==> delta <==
==> flow/design.v <==
`timescale 1ns / 1ps
module key_debounce #(  
   parameter	DELAY_TIME = 250_000  
)(
		input wire	clk,		
		input wire  rstn,
		input wire	key_in,		
		output reg 	press_on			
);
reg		key_in_r0;		
reg		key_in_r1;		
reg 		key_in_nedge;		
reg	[$clog2(DELAY_TIME)-1:0]delay_cnt;		
reg		delay_flag;		 
always @(posedge clk or negedge rstn)
begin
    if(rstn == 1'b0) begin
        key_in_r0 <= 1'b0	;	
        key_in_r1 <= 1'b0	;	
    end
    else begin
       key_in_r0 <= key_in;
	   key_in_r1 <= key_in_r0;
    end
end
always @(posedge clk or negedge rstn)
begin
    if(rstn == 1'b0) begin
        key_in_nedge <= 1'b0;               
    end
    else begin
        key_in_nedge <= ~key_in_r0 & key_in_r1;
    end 
end
always @(posedge clk or negedge rstn)
begin
    if(rstn == 1'b0) begin
        delay_cnt  <= 'd0;	
    end
    else begin
        if((delay_flag == 1) && (delay_cnt == DELAY_TIME - 1))
				delay_cnt <= 0;
        else if ((delay_flag == 1) && (delay_cnt < DELAY_TIME - 1))
            delay_cnt <= delay_cnt + 1;
        else  
				delay_cnt <= 0;
    end
end
always @(posedge clk or negedge rstn)
begin
    if(rstn == 1'b0) begin
	 delay_flag <= 1'b0;		 
    end
    else begin
        if(key_in_nedge) begin	 
				delay_flag <= 1'b1;	 
        end
        else if (delay_cnt == DELAY_TIME - 1) begin
            delay_flag <= 1'b0;
        end
        else
            delay_flag <= delay_flag;
    end
end
always @(posedge clk or negedge rstn)
begin
    if(rstn == 1'b0) begin
        press_on <= 1'b0;
    end
    else begin
        if((delay_cnt == DELAY_TIME - 1) && (delay_flag == 1'b1)) begin		 
		    press_on <= 1'b1;
        end
        else begin
            press_on <= 1'b0;
        end
    end
end
endmodule
`timescale 1ns / 1ps
module Display(
    input	wire	clk,   
    input   wire  rstn,
    input	wire	[3:0]  sw_in,  
    input   wire  [2:0]  press_on,
    output	wire	[1:0]  reg_ab, 
    output  wire  [7:0]  led_time,
    output	wire 	[3:0]  seg_data_1, 
	 output	wire 	[3:0]  seg_data_2 
    );
localparam COUNT_1S = 12048;  
localparam Quarter_Time = 60; 	 
localparam Quarter_Time_rest = 10;	 
wire clk1h;
reg [13:0] counter ; 
reg [13:0] Qcounter ;
reg [6:0] scorer_A ; 
reg [6:0] scorer_B ; 
reg [6:0] Quarter_Time_Down ;	 
reg [2:0] Quarter_Time_rest_Down ;  
reg [4:0] AttackT_A ; 
reg [4:0] AttackT_B; 
reg [1:0] reg_ab_reg;
reg [7:0] led_time_reg ;
reg [3:0] seg_data_1_reg;
reg [3:0] seg_data_2_reg;
reg [1:0] DownCNT;	 
reg [6:0] countA_1;	 
reg [6:0] countA_2;	 
reg [6:0] countA_3;	 
reg [6:0] countB_1;	 
reg [6:0] countB_2;	 
reg [6:0] countB_3;	 
always @(posedge clk or negedge rstn)
begin
    if(rstn == 1'b0) begin	 
       led_time_reg <= 8'b0000_0000; 
       Qcounter <= 'd0; 
	    Quarter_Time_Down <= Quarter_Time;	
		 Quarter_Time_rest_Down <= Quarter_Time_rest;
	    DownCNT <= 'd0;
    end
    else begin
        if(Qcounter == COUNT_1S - 1) begin  
            Qcounter <= 'd0;
				if(Quarter_Time_Down == 0) begin        
						if(DownCNT == 2'd3) begin
						   DownCNT <= 2'd3;
							Quarter_Time_Down <=  0;
							Quarter_Time_rest_Down <= 0;
							led_time_reg <= {led_time_reg[5:0],1'b1,1'b1}; 
						end
						else begin
							if(Quarter_Time_rest_Down == 0)begin
								DownCNT <= DownCNT + 1'b1;
								Quarter_Time_Down <=  Quarter_Time;
								Quarter_Time_rest_Down <= Quarter_Time_rest;
								led_time_reg <= {led_time_reg[5:0],1'b1,1'b1}; 
							end
							else begin
								Quarter_Time_rest_Down <= Quarter_Time_rest_Down -1'b1;
							end
						end
				 end
				 else begin
					 Quarter_Time_Down <= Quarter_Time_Down - 1'b1;
				 end
        end
        else begin
           Qcounter <= Qcounter + 1; 
        end 
    end
end 
always @(posedge clk or negedge rstn)
begin
    if(rstn == 1'b0) begin
        scorer_A <= 'd0; 
        scorer_B <= 'd0; 
		  countA_1 <= 'd0;countA_2 <= 'd0;countA_3 <= 'd0;
		  countB_1 <= 'd0;countB_2 <= 'd0;countB_3 <= 'd0;
	 end
    else begin
        case(sw_in[3:1])
            3'b011:begin  
              case(press_on)  
                3'b001: begin
                    scorer_A <= scorer_A + 1;
						  countA_1 <= countA_1 + 1;
                end 
                3'b010: begin
                    scorer_A <= scorer_A + 2;
						  countA_2 <= countA_2 + 1;
                end 
                3'b100: begin
                    scorer_A <= scorer_A + 3;
						  countA_3 <= countA_3 + 1;
					 end
                default:begin
                    scorer_A <= scorer_A; 
                end
              endcase  
            end
            3'b111:begin  
               case(press_on)
                3'b001: begin
                    scorer_B <= scorer_B + 1;
						  countB_1 <= countB_1 + 1;
                end 
                3'b010: begin
                    scorer_B <= scorer_B + 2;
						  countB_2 <= countB_2 + 1;
                end 
                3'b100: begin
                    scorer_B <= scorer_B + 3;
						  countB_3 <= countB_3 + 1;
                end
                default:begin
                    scorer_B <= scorer_B; 
                end
              endcase     
            end			 
            default:begin
                scorer_A <= scorer_A; 
                scorer_B <= scorer_B; 
            end
        endcase
    end
end
always @(posedge clk or negedge rstn)
begin
    if(rstn == 1'b0) begin
        AttackT_A <= 5'd24;
        AttackT_B <= 5'd24;
        counter <=  'd0;
    end
    else begin
        case(sw_in[3:1])
		3'b000:begin    
              if(sw_in[0] == 1'b1) begin 
                    if(counter == COUNT_1S - 1) begin  
                            counter <= 'd0;
									 if(AttackT_A == 0) begin  
                                AttackT_A <= 0 ;
                            end
                            else begin
                               AttackT_A <= AttackT_A - 1'b1;
                            end
                    end
                    else begin
                       counter <= counter + 1;
                    end
             end
             else begin   
                counter <= counter;
             end   
		end
		3'b001:begin  
              if(sw_in[0] == 1'b1) begin  
                    if(counter == COUNT_1S - 1) begin  
                            counter <= 'd0;
                            if(AttackT_B == 0) begin 
                                AttackT_B <= 0 ;
                            end
                            else begin
                               AttackT_B <= AttackT_B - 1'b1;
                            end
                    end
                    else begin
                       counter <= counter + 1;
                    end
             end
             else begin   
                counter <= counter;
             end
		end
		3'b011:begin  
           counter <=  counter;
           AttackT_A <= AttackT_A;
		     AttackT_B <= AttackT_B;
		end
		3'b111:begin  
		     counter <=  counter;
           AttackT_A <= AttackT_A;
		     AttackT_B <= AttackT_B;
		end	
		default:begin
            counter <=  'd0;
            AttackT_A <= 5'd24;
		      AttackT_B <= 5'd24;
	    end
	   endcase
    end
end
always @(posedge clk or negedge rstn)
begin
    if(rstn == 1'b0) begin
		  seg_data_1_reg <= 4'd16; 
        seg_data_2_reg <= 4'd16;
		  reg_ab_reg <= 2'b11;
    end
    else begin
        case(sw_in[3:1])
		3'b000:begin    
            seg_data_2_reg <= AttackT_A%10; 
            seg_data_1_reg <= AttackT_A/10; 
			reg_ab_reg <= 2'b10;
		end
		3'b001:begin  
            seg_data_2_reg <= AttackT_B%10;
            seg_data_1_reg <= AttackT_B/10;
			reg_ab_reg <= 2'b01;
		end
		3'b011:begin  
            seg_data_2_reg <= scorer_A%10;
            seg_data_1_reg <= scorer_A/10;
			reg_ab_reg <= 2'b10;
		end
		3'b111:begin  
				seg_data_2_reg <= scorer_B%10;
				seg_data_1_reg <= scorer_B/10;
		   reg_ab_reg <= 2'b01;
		end			 
		3'b110:begin   
				if(Quarter_Time_Down == 0)begin
					seg_data_2_reg <= Quarter_Time_rest_Down%10;
					seg_data_1_reg <= Quarter_Time_rest_Down/10;end
				else begin
					seg_data_2_reg <= Quarter_Time_Down%10;
					seg_data_1_reg <= Quarter_Time_Down/10;end
		    reg_ab_reg <= 2'b00;
		end
		3'b100:begin   
            if(scorer_A > scorer_B) begin
					seg_data_2_reg <= 4'd10;   
					seg_data_1_reg <= scorer_A-scorer_B;   
					reg_ab_reg <= 2'b10;
			   end
				else if(scorer_A < scorer_B) begin
					seg_data_2_reg <= 4'd11;   
					seg_data_1_reg <= scorer_B-scorer_A;   
					reg_ab_reg <= 2'b01;
			   end 
				else begin	 
					seg_data_2_reg <= 4'd00;  
					seg_data_1_reg <= 4'd00;   
					reg_ab_reg <= 2'b00;
				end
		end
	   3'b010:begin
		case(press_on)	 
				3'b001:begin
					seg_data_2_reg <= countA_1%10;
					seg_data_1_reg <= countA_1/10;end
				3'b010:begin
					seg_data_2_reg <= countA_2%10;
					seg_data_1_reg <= countA_2/10;end
				3'b100:begin
					seg_data_2_reg <= countA_3%10;
					seg_data_1_reg <= countA_3/10;end
				endcase
		end
		3'b101:begin
				case(press_on)
				3'b001:begin
					seg_data_2_reg <= countB_1%10;
					seg_data_1_reg <= countB_1/10;end
				3'b010:begin
					seg_data_2_reg <= countB_2%10;
					seg_data_1_reg <= countB_2/10;end
				3'b100:begin
					seg_data_2_reg <= countB_3%10;
					seg_data_1_reg <= countB_3/10;end
				endcase
		end
		default:begin  
			seg_data_2_reg <= 4'd16;
			seg_data_1_reg <= 4'd16;
			reg_ab_reg <= 2'b11;
	    end
	endcase
    end
end    
assign reg_ab = reg_ab_reg;  
assign led_time = led_time_reg;
assign seg_data_1 = seg_data_1_reg;
assign seg_data_2 = seg_data_2_reg;
endmodule
`timescale 1ns / 1ps
module segment(
    input  [3:0] seg_data_1,
    input  [3:0] seg_data_2,
    output [8:0] seg_led_1,
    output [8:0] seg_led_2
);
function [8:0] seg;
    input [3:0] d;
    begin
        case (d)
            4'd0:  seg = 9'h3f;
            4'd1:  seg = 9'h06;
            4'd2:  seg = 9'h5b;
            4'd3:  seg = 9'h4f;
            4'd4:  seg = 9'h66;
            4'd5:  seg = 9'h6d;
            4'd6:  seg = 9'h7d;
            4'd7:  seg = 9'h07;
            4'd8:  seg = 9'h7f;
            4'd9:  seg = 9'h6f;
            4'd10: seg = 9'h77;  
            4'd11: seg = 9'h7c;  
            4'd12: seg = 9'h39;
            4'd13: seg = 9'h5e;
            4'd14: seg = 9'h79;
            default: seg = 9'h71;
        endcase
    end
endfunction
assign seg_led_1 = seg(seg_data_1);
assign seg_led_2 = seg(seg_data_2);
endmodule
`timescale 1ns / 1ps
module BallCompetition(
    input	wire clk,					 
    input   wire rstn,					 
    input	wire	[3:0]  sw_in,  	 
    input   wire  [2:0]  key_in,		 
    output	wire	[1:0]  reg_ab,  	 
    output  wire  [7:0]  led_time,	 
    output  [8:0]  seg_led_1,			 
	 output  [8:0]  seg_led_2			 
);
	localparam DelayTime = 250;   
   wire [2:0]	press_on;				 
	wire [3:0] seg_data_1;				 
	wire [3:0] seg_data_2;				 
    key_debounce	 
    #(.DELAY_TIME  (DelayTime))  
    key0
    (
		.clk(clk),		            
      .rstn(rstn),
      .key_in(key_in[0]),		
      .press_on(press_on[0])	       
    );
    key_debounce
    #(.DELAY_TIME  (DelayTime))  
    key1
    (
      .clk(clk),		           
      .rstn(rstn),
      .key_in(key_in[1]),		
      .press_on(press_on[1])	       
    );
    key_debounce
    #(.DELAY_TIME  (DelayTime))  
    key2
    (
      .clk(clk),		            
      .rstn(rstn),
      .key_in(key_in[2]),		
      .press_on(press_on[2])	      
    ); 
    Display u_Display(
      .clk(clk),  
      .rstn(rstn),
      .sw_in(sw_in),  
      .press_on(press_on),
      .reg_ab(reg_ab), 
      .led_time(led_time),
      .seg_data_1(seg_data_1),  
      .seg_data_2(seg_data_2)      
    );
    segment u_segment(
   .seg_data_1  (seg_data_1),	
	.seg_data_2  (seg_data_2),		
	.seg_led_1   (seg_led_1),		
	.seg_led_2	 (seg_led_2)
    );
endmodule
==> flow/run.sh <==
#!/bin/bash
# the make line also repeats each setting of config.mk as NAME=value (left out here)
make -C /OpenROAD-flow-scripts/flow DESIGN_CONFIG=/design/flow/config.mk WORK_HOME=/design/flow/orfs CLKGATE_MAP_FILE= finish
==> flow/config.mk <==
export PLATFORM = sky130hd
export DESIGN_NAME = BallCompetition
export DESIGN_NICKNAME = BallCompetition
export VERILOG_FILES = /design/flow/design.v
export SDC_FILE = /design/flow/constraint.sdc
export NUM_CORES = 4
export LEC_CHECK = 0
export ABC_AREA = 1
export CAP_MARGIN = 20
export CELL_PAD_IN_SITES_DETAIL_PLACEMENT = 2
export CELL_PAD_IN_SITES_GLOBAL_PLACEMENT = 1
export CORE_ASPECT_RATIO = 1.46
export CORE_MARGIN = 3
export CORE_UTILIZATION = 28
export CTS_CLUSTER_DIAMETER = 86
export CTS_CLUSTER_SIZE = 16
export GPL_TIMING_DRIVEN = 0
export MAX_ROUTING_LAYER = met5
export MIN_ROUTING_LAYER = met2
export PLACE_DENSITY_LB_ADDON = 0.01
export SETUP_SLACK_MARGIN = 0.34
export SLEW_MARGIN = 30
export TNS_END_PERCENT = 30
==> flow/constraint.sdc <==
create_clock -name core_clock -period 13.1 [get_ports {clk}]
set_input_delay 2.6200 -clock core_clock [delete_from_list [all_inputs] [get_ports {clk}]]
set_output_delay 2.6200 -clock core_clock [all_outputs]
set_load 0.01 [all_outputs]
==> inputs of xenon, as changes to delta <==
- ABC_AREA: 1 -> not set
- CELL_PAD_IN_SITES_DETAIL_PLACEMENT: 2 -> not set
- CELL_PAD_IN_SITES_GLOBAL_PLACEMENT: 1 -> not set
- CORE_ASPECT_RATIO: 1.46 -> not set
- CORE_MARGIN: 3 -> 2
- CORE_UTILIZATION: 28 -> 9
- CTS_CLUSTER_DIAMETER: 86 -> not set
- CTS_CLUSTER_SIZE: 16 -> not set
- GPL_TIMING_DRIVEN: 0 -> not set
- MAX_ROUTING_LAYER: met5 -> not set
- MIN_ROUTING_LAYER: met2 -> not set
- PLACE_DENSITY_LB_ADDON: 0.01 -> not set
- SETUP_SLACK_MARGIN: 0.34 -> not set
- SLEW_MARGIN: 30 -> 20
- TNS_END_PERCENT: 30 -> not set
==> flow/constraint.sdc (replaced) <==
create_clock -name core_clock -period 11.3 [get_ports {clk}]
set_input_delay 2.2600 -clock core_clock [delete_from_list [all_inputs] [get_ports {clk}]]
set_output_delay 2.2600 -clock core_clock [all_outputs]
set_load 0.01 [all_outputs]
==> results.sh <==
# physical design summary
export IMPL_leakagePower_nw=6.56
export IMPL_highest_layer="met5"
export IMPL_fin_cells=2079
export IMPL_powerClk_mw=0.553
export IMPL_yosysUniqueCellTypes=57
export IMPL_seq_power_share=0.364
export IMPL_final_util=0.328
export IMPL_antenna_found_initial=0
export IMPL_vdd_drop_max_mv=0.0850
export IMPL_first_pass_iters=5
export IMPL_status="complete, no violations"
-- figures above: delta

==> results.sh <==
# physical design summary
export IMPL_antenna_found_initial=4
export IMPL_powerClk_mw=0.592
export IMPL_wl_per_cell_um=11.4
export IMPL_fin_cells=2913
export IMPL_status="complete, no violations"
export IMPL_seq_power_share=0.416
export IMPL_leakagePower_nw=5.25
export IMPL_yosysUniqueCellTypes=94
export IMPL_synth_xor_area_share=0.0628
export IMPL_highest_layer="met4"
export IMPL_final_util=0.114
-- figures above: xenon


========
==> run H <==
Starts from the design.v that is shown in full above.
export LEC_CHECK = 0
export CAP_MARGIN = 20
export CORE_ASPECT_RATIO = 1.37
export CORE_MARGIN = 2
export CORE_UTILIZATION = 40
export GPL_ROUTABILITY_DRIVEN = 0
export HOLD_SLACK_MARGIN = 0.11
export SLEW_MARGIN = 20
create_clock -name core_clock -period 10.0 [get_ports {clk}]
run.sh (not shown) runs the stock make flow with config.mk's settings and CLKGATE_MAP_FILE=.
==> inputs of run G, as changes to run H <==
==> flow/config.mk (replaced) <==
export PLATFORM = sky130hd
export DESIGN_NAME = BallCompetition
export DESIGN_NICKNAME = BallCompetition
export VERILOG_FILES = /design/flow/design.v
export SDC_FILE = /design/flow/constraint.sdc
export NUM_CORES = 4
export LEC_CHECK = 0
export ABC_AREA = 1
export CAP_MARGIN = 40
export CORE_MARGIN = 2
export CORE_UTILIZATION = 72
export CTS_CLUSTER_DIAMETER = 400
export PLACE_DENSITY = 0.4
export SLEW_MARGIN = 20
==> flow/constraint.sdc (replaced) <==
create_clock -name core_clock -period 4.42 [get_ports {clk}]
set_input_delay 0.8840 -clock core_clock [delete_from_list [all_inputs] [get_ports {clk}]]
set_output_delay 0.8840 -clock core_clock [all_outputs]
set_load 0.01 [all_outputs]
==> CHANGELOG.md <==
## Flow update

* Result of the run: failed layout checks
* Layout Check Fail Reasons: setup timing
* Area of the multi-input gates at 6490 sq um
* CP Data Required Time at approximately 4.8 ns
* Global-route wire length before repair at 55.0 mm
* Top pwr grp: combinational logic
* Critical Path Stages at 37
* Endpoint of the worst-slack reg-to-reg timing path: u_Display.seg_data_2_reg[2]
* Antenna violations before repair at 0
* Power share of the combinational group at 0.354
* GR Util met3 at 0.0890
* Yosys stat cell total at 1521
* Non-clock buffer area fraction after layout at 0.127
* Chip Height at 129 microns
* Class of the tightest hold or removal check: in2async
* Combinational share of cell area at 0.462
* Final setup vio count at 5
* Worst setup slack after layout at -0.209 ns
* Leading cell types by count after synthesis: nand2_1 (362), inv_1 (220), dfrtp_1 (148)
* Worst hold-check slack at around 0.26 ns
* Post-synth area from yosys stat at 11200 sq um
-- figures above: run G

==> CHANGELOG.md <==
## Flow update

* Result of the run: complete, no violations
* Global-route wire length before repair at 49.7 mm
* Non-clock buffer area fraction after layout at 0.0297
* Area of the multi-input gates at 6540 sq um
* Endpoint of the worst-slack reg-to-reg timing path: u_Display.seg_data_1_reg[0]
* CP Data Required Time at 10.37 ns
* GR Util met3 at 0.0422
* Post-synth area from yosys stat at 11000 sq um
* Combinational share of cell area at 0.538
* Yosys stat cell total at about 1300
* Worst setup slack after layout at 2.15 ns
* Critical Path Stages at 23
* Class of the tightest hold or removal check: reg2reg
* Antenna violations before repair at 1
-- figures above: run H

Power is estimated from default activity; no workload was simulated.
